## ixu_mc_pipe
module ixu_mc_pipe (
    input  wire         core_clock_i,
    input  wire         core_flush_i,
    input  wire  [17:0] data_i,
    input  wire         valid_i,
    output logic        busy_o,
    output wire  [ 5:0] rs1_o,
    output wire  [ 5:0] rs2_o,
    input  wire  [31:0] rs1_data_i,
    input  wire  [31:0] rs2_data_i,
    output wire  [ 4:0] rob_o,
    input  wire  [ 6:0] opcode_i,
    input  wire  [ 6:0] ins_type,
    input  wire         imm_i,
    input  wire  [31:0] immediate_i,
    input  wire  [ 5:0] dest_i,
    output logic [ 5:0] wakeup_dest,
    output logic        wakeup_valid,
    output logic [ 5:0] l_wakeup_dest,
    output logic        l_wakeup_valid,
    output logic [ 5:0] ixu_mc_ex_dest,
    output logic [31:0] ixu_mc_ex_data,
    output logic        ixu_mc_ex_valid,
    output logic [ 5:0] ixu_mc_wb_dest,
    output logic [31:0] ixu_mc_wb_data,
    output logic        ixu_mc_wb_valid,
    output wire  [ 4:0] pmu_ins_id_o,
    output wire         pmu_ins_valid_o
);
  assign rob_o = data_i[4:0];
  assign rs1_o = data_i[11:6];
  assign rs2_o = data_i[17:12];
  typedef enum {
    IDLE,
    DIVISION
  } mc_pipe_state_t;
  mc_pipe_state_t        mc_pipe_state;
  reg             [31:0] a;
  reg             [31:0] b;
  reg             [ 6:0] opc;
  reg             [ 5:0] ex_dest;
  reg             [ 5:0] ex_rob;
  reg                    ex_valid;
  ...
Size: roughly 7,100 cells after synthesis, about 310 flip-flops, about 250 I/O pins, ~61,000 sq um of cells after synthesis.
clock: 7.18 ns
lec_check: 0
cap_margin: 20
core_margin: 2
core_utilization: 70
cts_cluster_diameter: 339
cts_cluster_size: 37
setup_slack_margin: 1.4
slew_margin: 20
run.sh (not shown) runs the stock make flow with config.mk's settings and CLKGATE_MAP_FILE=.
The first run stopped in 5_1_grt (GRT-0116).
Edit:
--- a/flow/config.mk
+++ b/flow/config.mk
@@ -10,4 +10,3 @@
-export CORE_UTILIZATION = 70
-export CTS_CLUSTER_DIAMETER = 339
-export CTS_CLUSTER_SIZE = 37
-export SETUP_SLACK_MARGIN = 1.4
+export CORE_UTILIZATION = 62
+export CTS_CLUSTER_SIZE = 96
+export SETUP_SLACK_MARGIN = 0.4
==> flow/constraint.sdc (replaced) <==
create_clock -name core_clock -period 6.93 [get_ports {core_clock_i}]
set_input_delay 1.3860 -clock core_clock [delete_from_list [all_inputs] [get_ports {core_clock_i}]]
set_output_delay 1.3860 -clock core_clock [all_outputs]
set_load 0.01 [all_outputs]
With this change the flow finished with setup timing left.
Synthesized cell count stays the same.
Synthesized area is unchanged.
Die size rises by 13%.
Edit:
--- a/flow/config.mk
+++ b/flow/config.mk
@@ -10,3 +10,3 @@
-export CORE_UTILIZATION = 62
-export CTS_CLUSTER_SIZE = 96
-export SETUP_SLACK_MARGIN = 0.4
+export CORE_UTILIZATION = 70
+export CTS_CLUSTER_SIZE = 36
+export SETUP_SLACK_MARGIN = -0.72
==> flow/constraint.sdc (replaced) <==
create_clock -name core_clock -period 7.18 [get_ports {core_clock_i}]
set_input_delay 1.4360 -clock core_clock [delete_from_list [all_inputs] [get_ports {core_clock_i}]]
set_output_delay 1.4360 -clock core_clock [all_outputs]
set_load 0.01 [all_outputs]
Effect: This time the run never finished: it broke off in 5_1_grt with GRT-0116. Area after synthesis stays the same. Synthesized cell count is unchanged. Die area falls by about 11%.
Edit:
--- a/flow/config.mk
+++ b/flow/config.mk
@@ -10,3 +10,2 @@
-export CORE_UTILIZATION = 70
-export CTS_CLUSTER_SIZE = 36
-export SETUP_SLACK_MARGIN = -0.72
+export CORE_UTILIZATION = 40
+export SETUP_SLACK_MARGIN = 0.4
==> flow/constraint.sdc (replaced) <==
create_clock -name core_clock -period 8.63 [get_ports {core_clock_i}]
set_input_delay 1.7260 -clock core_clock [delete_from_list [all_inputs] [get_ports {core_clock_i}]]
set_output_delay 1.7260 -clock core_clock [all_outputs]
set_load 0.01 [all_outputs]
Result:
- Now the flow went through all stages and came out clean
- area after synthesis stays the same
- synthesized cell count stays the same
- die size rises by about 70%

---

build 54:
Starting RTL as in the previous note.
==> flow/design.v (excerpt) <==
module ixu_mc_pipe (
    input  wire         core_clock_i,
    input  wire         core_flush_i,
    input  wire  [17:0] data_i,
    input  wire         valid_i,
    output logic        busy_o,
    output wire  [ 5:0] rs1_o,
    output wire  [ 5:0] rs2_o,
    input  wire  [31:0] rs1_data_i,
    input  wire  [31:0] rs2_data_i,
    output wire  [ 4:0] rob_o,
    input  wire  [ 6:0] opcode_i,
    input  wire  [ 6:0] ins_type,
    input  wire         imm_i,
    input  wire  [31:0] immediate_i,
    input  wire  [ 5:0] dest_i,
    output logic [ 5:0] wakeup_dest,
    output logic        wakeup_valid,
    output logic [ 5:0] l_wakeup_dest,
    output logic        l_wakeup_valid,
    output logic [ 5:0] ixu_mc_ex_dest,
    output logic [31:0] ixu_mc_ex_data,
    output logic        ixu_mc_ex_valid,
    output logic [ 5:0] ixu_mc_wb_dest,
    output logic [31:0] ixu_mc_wb_data,
    output logic        ixu_mc_wb_valid,
    output wire  [ 4:0] pmu_ins_id_o,
    output wire         pmu_ins_valid_o
);
==> flow/config.mk <==
export PLATFORM = sky130hd
export DESIGN_NAME = ixu_mc_pipe
export DESIGN_NICKNAME = ixu_mc_pipe
export VERILOG_FILES = /design/flow/design.v
export SDC_FILE = /design/flow/constraint.sdc
export NUM_CORES = 4
export LEC_CHECK = 0
export ABC_AREA = 1
export CAP_MARGIN = 20
export CORE_ASPECT_RATIO = 0.5
export CORE_MARGIN = 2
export CORE_UTILIZATION = 72
export CTS_CLUSTER_DIAMETER = 391
export CTS_CLUSTER_SIZE = 99
export HOLD_SLACK_MARGIN = 0.3
export PLACE_DENSITY = 0.42
export SETUP_SLACK_MARGIN = 0.4
export SLEW_MARGIN = 5
==> flow/constraint.sdc <==
create_clock -name core_clock -period 6.03 [get_ports {core_clock_i}]
set_input_delay 1.2060 -clock core_clock [delete_from_list [all_inputs] [get_ports {core_clock_i}]]
set_output_delay 1.2060 -clock core_clock [all_outputs]
set_load 0.01 [all_outputs]
Build 54 never completed; the flow aborted with a tool error in 5_1_grt.
Relative to build 54, the following input files were edited for build 29:
- swapping 99 for 61 in CTS_CLUSTER_SIZE
- clearing PLACE_DENSITY, which used to be 0.42
- clearing CTS_CLUSTER_DIAMETER, which used to be 391
- swapping 72 for 66 in CORE_UTILIZATION
- clearing HOLD_SLACK_MARGIN, which used to be 0.3
- clearing ABC_AREA, which used to be 1
- clearing CORE_ASPECT_RATIO, which used to be 0.5
- swapping 5 for 20 in SLEW_MARGIN
- swapping 6.03 for 8.19 in the clock period (ns, I/O delays scaled along)
==> comparison <==
- To summarise build 29: no stage aborted, but the layout did not pass its checks, failing on setup timing.
- Diff build 54 -> build 29 | synthesis area per yosys | decrease of 4.8%
- Note that the synthesized area recorded for build 54 amounts to 1.05 times the value seen in build 29.
- Share of synthesized cell area in full adder, half adder and majority cells: build 29 > build 54
- Build 29 against build 54: core box area higher, setup fix buffers added after clock tree synthesis lower.
- Build 29 vs build 54: fraction of the yosys area taken by sequential cells up
- Build 54 → build 29: core utilization at floorplan lost 6.0 points, post-synthesis cell type count picked up an extra 22.
- Looking at mux share of post-synthesis cell area, build 29 sits 2.3 points higher than build 54 does.
- From build 54 to build 29 the numbers moved as follows: number of buffers added by the clock tree synthesis step grew by 32; synthesized cell count shrank by 1510.
> inputs changed (build 29 -> build 98)
- CORE_UTILIZATION changed from 66 to 69
- CTS_CLUSTER_SIZE changed from 61 to 37
- SETUP_SLACK_MARGIN changed from 0.4 to -0.56
- the clock period (ns, I/O delays scaled along) changed from 8.19 to 7.18
## What came out
Layout checks on build 98: not met. Flow itself completed; violations: setup timing.
Of build 98 and build 29, it is build 98 that has the higher HPWL after detailed placement.
The number of logic inverters in the finished layout was comparable across build 98 and build 29.
Build 98 — final critical path time including I/O delays and setup 0.32 ns higher, build 29 as reference
Of the two values seen for critical path endpoint, wb_mul_data[30] was produced by build 98 and wb_mul_data[26] by build 29.
From build 29 to build 98 the numbers moved as follows: total core area shrank by about 4%; setup fix buffers added after clock tree synthesis grew by 8.
